run A:
Design lascon_top, start of the top module:
module lascon_top #(
    parameter int LASCON_VARIANT = 0
)(
    input  logic                                clk,
    input  logic                                rst,
    input  logic [2:0]                          mode_i,      
    input  logic [31:0]                         xof_len_i,   
    input  logic                                start_i,     
    input  logic                                abort_i,     
    output logic                                busy_o,      
    output logic                                done_o,      
    output logic                                tag_fail_o,  
    input  logic [63:0]                         s_axis_tdata,   
    input  logic [7:0]                          s_axis_tkeep,   
    input  logic [3:0]                          s_axis_tuser,   
    input  logic                                s_axis_tlast,   
    input  logic                                s_axis_tvalid,  
    output logic                                s_axis_tready,  
    output logic [63:0]                         m_axis_tdata,   
    output logic [7:0]                          m_axis_tkeep,   
    output logic [3:0]                          m_axis_tuser,   
    output logic                                m_axis_tlast,   
    output logic                                m_axis_tvalid,  
    input  logic                                m_axis_tready   
);
For scale: roughly 200 I/O pins, about 49000 um2 of cells after synthesis.
make LEC_CHECK=0 CAP_MARGIN=15 CELL_PAD_IN_SITES_DETAIL_PLACEMENT=2 CELL_PAD_IN_SITES_GLOBAL_PLACEMENT=2 CORE_ASPECT_RATIO=0.68 CORE_MARGIN=3 CORE_UTILIZATION=26 CTS_CLUSTER_DIAMETER=332 CTS_CLUSTER_SIZE=36 GPL_TIMING_DRIVEN=1 MAX_ROUTING_LAYER=met4 MIN_ROUTING_LAYER=met2 SLEW_MARGIN=0 finish   # period 7.0 ns
run.sh (not shown) runs the stock make flow with config.mk's settings and CLKGATE_MAP_FILE=.
For run A, the flow was terminated by a tool error in global routing (5_1_grt) and produced no final design.
Changes in run B relative to run A:
# run A
export LEC_CHECK = 0
export CAP_MARGIN = 15
export CELL_PAD_IN_SITES_DETAIL_PLACEMENT = 2
export CELL_PAD_IN_SITES_GLOBAL_PLACEMENT = 2
export CORE_ASPECT_RATIO = 0.68
export CORE_MARGIN = 3
export CORE_UTILIZATION = 26
export CTS_CLUSTER_DIAMETER = 332
export CTS_CLUSTER_SIZE = 36
export GPL_TIMING_DRIVEN = 1
export MAX_ROUTING_LAYER = met4
export MIN_ROUTING_LAYER = met2
export SLEW_MARGIN = 0
create_clock -name core_clock -period 7.0 [get_ports {clk}]
# run B
export LEC_CHECK = 0
export CAP_MARGIN = 35
export CELL_PAD_IN_SITES_DETAIL_PLACEMENT = 0
export CORE_MARGIN = 2
export CORE_UTILIZATION = 68
export CTS_CLUSTER_SIZE = 44
export GPL_TIMING_DRIVEN = 1
export MAX_ROUTING_LAYER = met4
export SLEW_MARGIN = 20
create_clock -name core_clock -period 5.6 [get_ports {clk}]
[summary]
global routing (5_1_grt): run B exited with error
Compared with run A, area of the placeable core in run B decreased by more than half.
On CTS buffer count, the higher figure sits with run B, not run A.
On count of input and output buffers, run B and run A are basically level.
Depth of the CTS H-tree (run B over run A): increase, 1
Run B: die width is about 50% lower than what run A reported.
Diff run A -> run B: total instance count after detailed placement decreased about 17%; number of cells upsized or downsized after cts has increased; total clock sinks ~0 delta; die area decreased by 62% relative to the old numbers; net count entering floorplan stayed essentially flat.
On synthesized instance count, run B and run A are basically level.
Here is what was changed in the inputs of run C compared with run B.
# run B
export LEC_CHECK = 0
export CAP_MARGIN = 35
export CELL_PAD_IN_SITES_DETAIL_PLACEMENT = 0
export CORE_MARGIN = 2
export CORE_UTILIZATION = 68
export CTS_CLUSTER_SIZE = 44
export GPL_TIMING_DRIVEN = 1
export MAX_ROUTING_LAYER = met4
export SLEW_MARGIN = 20
create_clock -name core_clock -period 5.6 [get_ports {clk}]
# run C
export LEC_CHECK = 0
export CAP_MARGIN = 35
export CELL_PAD_IN_SITES_DETAIL_PLACEMENT = 0
export CORE_MARGIN = 8
export CORE_UTILIZATION = 24
export GPL_TIMING_DRIVEN = 0
export PLACE_DENSITY_LB_ADDON = 0.24
export SLEW_MARGIN = 20
create_clock -name core_clock -period 3.9 [get_ports {clk}]
==> comparison <==
Run C had finished all stages when the layout checks came back failing, citing setup timing.
Looking at number of clock buffers inserted by TritonCTS, run C sits 16 higher than run B does.
Taking run B as the reference, in run C cell resize tally after clock tree synthesis grew by about 370%, worst setup slack before clock tree synthesis shows a reduction of 3.05 ns, synthesized cell count stayed essentially flat.
> inputs changed (run C -> run D)
# run C
export LEC_CHECK = 0
export CAP_MARGIN = 35
export CELL_PAD_IN_SITES_DETAIL_PLACEMENT = 0
export CORE_MARGIN = 8
export CORE_UTILIZATION = 24
export GPL_TIMING_DRIVEN = 0
export PLACE_DENSITY_LB_ADDON = 0.24
export SLEW_MARGIN = 20
create_clock -name core_clock -period 3.9 [get_ports {clk}]
# run D
export LEC_CHECK = 0
export CAP_MARGIN = 20
export CORE_MARGIN = 2
export CORE_UTILIZATION = 60
export SLEW_MARGIN = 20
create_clock -name core_clock -period 3.79 [get_ports {clk}]
--- outcome ---
No final results exist for run D, since it was stopped by error GRT-0116 during global routing (5_1_grt).
Changes observed in run D relative to run C: total clock buffers created by CTS shrank by 10, number of placed cells counting well taps dropped 987, worst slack at placement shows an increase of 1.70 ns.
Measured against run C, the count of instances resized after the clock tree is built of run D comes out at 0.47 times the reference value.
Comparing buffers inserted during post-CTS setup optimization for run D and run C, the smaller number came from run D.
Input-level comparison between run E and run D:
# run D
export LEC_CHECK = 0
export CAP_MARGIN = 20
export CORE_MARGIN = 2
export CORE_UTILIZATION = 60
export SLEW_MARGIN = 20
create_clock -name core_clock -period 3.79 [get_ports {clk}]
# run E
export LEC_CHECK = 0
export CAP_MARGIN = 20
export CORE_MARGIN = 2
export CORE_UTILIZATION = 40
export SETUP_SLACK_MARGIN = 0.3
export SLEW_MARGIN = 20
create_clock -name core_clock -period 6.76 [get_ports {clk}]
## What came out
Run E finished every step from synthesis to the final layout, and the layout passed the timing, design-rule and antenna checks. Comparing number of buffers added for setup after CTS for run E and run D, the smaller number came from run E. Comparing run E with run D, the number of placed instances, taps included came out essentially unchanged. Looking only at fraction of the core area occupied by cells at floorplan, and setting everything else aside, the lower value of run E and run D goes to run E. [compare] base=run D new=run E: die size rose by about 50%, instance count of the mapped netlist about even.
